==> violet <==
## pcs_10g_top
module pcs_10g_top #(
    parameter INIT_IDLE_DISPATCH = 1   
) (
    input  wire        clk,            
    input  wire        rst_n,          
    input  wire [63:0] xgmii_txd,      
    input  wire [7:0]  xgmii_txc,      
    output wire [63:0] xgmii_rxd,      
    output wire [7:0]  xgmii_rxc,      
    output wire [15:0] gth_txdata,     
    output wire [1:0]  gth_txheader,   
    output wire        gth_txdata_valid,
    input  wire [15:0] gth_rxdata,     
    input  wire [1:0]  gth_rxheader,   
    input  wire        gth_rxdata_valid,
    input  wire        gth_rxheader_valid,
    output wire        gth_txsequence_done,  
    input  wire        gth_rxgearboxslip,    
    output wire        block_lock,     
    output wire        hi_ber,         
    output wire        pcs_status,     
    output wire        rx_link_up,     
    output wire        tx_encode_err,  
    output wire        rx_decode_err,  
    output wire [15:0] ber_count,      
    output wire [7:0]  errored_blocks, 
    input  wire        status_read,    
    output wire        pcs_status_ll   
);
export LEC_CHECK = 0
export ABC_AREA = 1
export CAP_MARGIN = 20
export CELL_PAD_IN_SITES_GLOBAL_PLACEMENT = 3
export CORE_MARGIN = 5
export CORE_UTILIZATION = 63
export CTS_CLUSTER_DIAMETER = 60
export CTS_CLUSTER_SIZE = 67
export GPL_ROUTABILITY_DRIVEN = 0
export GPL_TIMING_DRIVEN = 0
export HOLD_SLACK_MARGIN = 0.0
export MAX_ROUTING_LAYER = met5
export MIN_ROUTING_LAYER = met2
export PLACE_DENSITY_LB_ADDON = 0.02
export SETUP_SLACK_MARGIN = 0.09
export SLEW_MARGIN = 25
export TNS_END_PERCENT = 85
create_clock -name core_clock -period 5.06 [get_ports {clk}]
run.sh (not shown) runs the stock make flow with config.mk's settings and CLKGATE_MAP_FILE=.
==> inputs of cedar, as changes to violet <==
- ABC_AREA: 1 -> default
- CELL_PAD_IN_SITES_GLOBAL_PLACEMENT: 3 -> default
- CORE_MARGIN: 5 -> 2
- CORE_UTILIZATION: 63 -> 40
- CTS_CLUSTER_DIAMETER: 60 -> default
- CTS_CLUSTER_SIZE: 67 -> default
- GPL_ROUTABILITY_DRIVEN: 0 -> default
- GPL_TIMING_DRIVEN: 0 -> default
- HOLD_SLACK_MARGIN: 0.0 -> default
- MAX_ROUTING_LAYER: met5 -> default
- MIN_ROUTING_LAYER: met2 -> default
- PLACE_DENSITY_LB_ADDON: 0.02 -> default
- SETUP_SLACK_MARGIN: 0.09 -> default
- SLEW_MARGIN: 25 -> 20
- TNS_END_PERCENT: 85 -> default
==> flow/constraint.sdc (replaced) <==
create_clock -name core_clock -period 5.0 [get_ports {clk}]
set_input_delay 1.0000 -clock core_clock [delete_from_list [all_inputs] [get_ports {clk}]]
set_output_delay 1.0000 -clock core_clock [all_outputs]
set_load 0.01 [all_outputs]
==> inputs of yarrow, as changes to violet <==
- CAP_MARGIN: 20 -> 30
- CELL_PAD_IN_SITES_GLOBAL_PLACEMENT: 3 -> default
- CORE_MARGIN: 5 -> 2
- CORE_UTILIZATION: 63 -> 40
- CTS_CLUSTER_DIAMETER: 60 -> 37
- CTS_CLUSTER_SIZE: 67 -> default
- HOLD_SLACK_MARGIN: 0.0 -> 0.18
- MAX_ROUTING_LAYER: met5 -> default
- MIN_ROUTING_LAYER: met2 -> default
- PLACE_DENSITY_LB_ADDON: 0.02 -> 0.1
- SETUP_SLACK_MARGIN: 0.09 -> default
- SLEW_MARGIN: 25 -> 30
- TNS_END_PERCENT: 85 -> default
==> flow/constraint.sdc (replaced) <==
create_clock -name core_clock -period 2.58 [get_ports {clk}]
set_input_delay 0.5160 -clock core_clock [delete_from_list [all_inputs] [get_ports {clk}]]
set_output_delay 0.5160 -clock core_clock [all_outputs]
set_load 0.01 [all_outputs]
==> inputs of harbor, as changes to violet <==
- ABC_AREA: 1 -> default
- CELL_PAD_IN_SITES_GLOBAL_PLACEMENT: 3 -> default
- CORE_MARGIN: 5 -> 2
- CORE_UTILIZATION: 63 -> 70
- CTS_CLUSTER_DIAMETER: 60 -> default
- CTS_CLUSTER_SIZE: 67 -> 22
- GPL_ROUTABILITY_DRIVEN: 0 -> default
- GPL_TIMING_DRIVEN: 0 -> default
- HOLD_SLACK_MARGIN: 0.0 -> default
- MAX_ROUTING_LAYER: met5 -> default
- MIN_ROUTING_LAYER: met2 -> default
- PLACE_DENSITY_LB_ADDON: 0.02 -> default
- SETUP_SLACK_MARGIN: 0.09 -> 0.58
- SLEW_MARGIN: 25 -> 20
- TNS_END_PERCENT: 85 -> default
==> flow/constraint.sdc (replaced) <==
create_clock -name core_clock -period 2.3 [get_ports {clk}]
set_input_delay 0.4600 -clock core_clock [delete_from_list [all_inputs] [get_ports {clk}]]
set_output_delay 0.4600 -clock core_clock [all_outputs]
set_load 0.01 [all_outputs]
==> results <==
	violet	harbor	yarrow	cedar
Complex-gate fraction of the synthesized area	19.0%	20.2%	19.0%	20.2%
Cell depth of the worst setup path	-	-	10	9
Chip area in the Yosys report	42,800 sq um	40,000 sq um	42,800 sq um	40,000 sq um
Worst setup EP type	-	-	flip-flop	flip-flop
Run status	aborted with a tool error	aborted with a tool error	complete, but fails checks	no timing/DRC/antenna violations
Stage where the flow stopped	global placement without I/O	global routing	-	-
Violated checks	-	-	negative setup slack	-
Startpoint of the worst setup timing path	-	-	xgmii_txd[25]	xgmii_txc[1]
Avg Inst Size Synth	7.54 sq um	9.26 sq um	7.54 sq um	9.26 sq um
Path class of the lowest-slack min-delay path	-	-	in2reg	in2async
Tap cells	-	-	1,403	1,298
M1 WL	-	-	74.9 mm	60.8 mm
Internal	-	-	31,500 uW	13,600 uW
Late-Pin Clk Latency	-	-	0.74 ns	0.66 ns
I/O pin count	-	219	219	219
Nets	-	-	6,171	4,477
Mux share of post-synthesis cell area	0.0789%	4.76%	0.0789%	4.76%
R2r worst-path depth	-	-	8	13
Antenna cells	-	-	0	1
Count of multi-input combinational gates	-	-	4,138	3,072
Routed wire length	-	-	170 mm	130 mm
Startpoint of the most critical register-to-register path	-	-	u_descrambler.rx_block_out[58]$_DFFE_PN0P_	u_rx_gearbox.bit_count[2]$_DFFE_PN0P_
Met3 routed wirelength	-	-	17.2 mm	11.0 mm
Parity-gate share of the synthesized area counting xor and xnor cells	4.71%	6.80%	4.71%	6.80%
Post-synthesis to final-layout area growth	-	-	22.2%	15.1%
Number of logged tool warnings	-	-	43	43
Total die area	73,300 sq um	59,100 sq um	110,000 sq um	103,000 sq um
Seq_cells	-	-	747	747
No activity file was given, so power comes from the tool's default toggle rates.
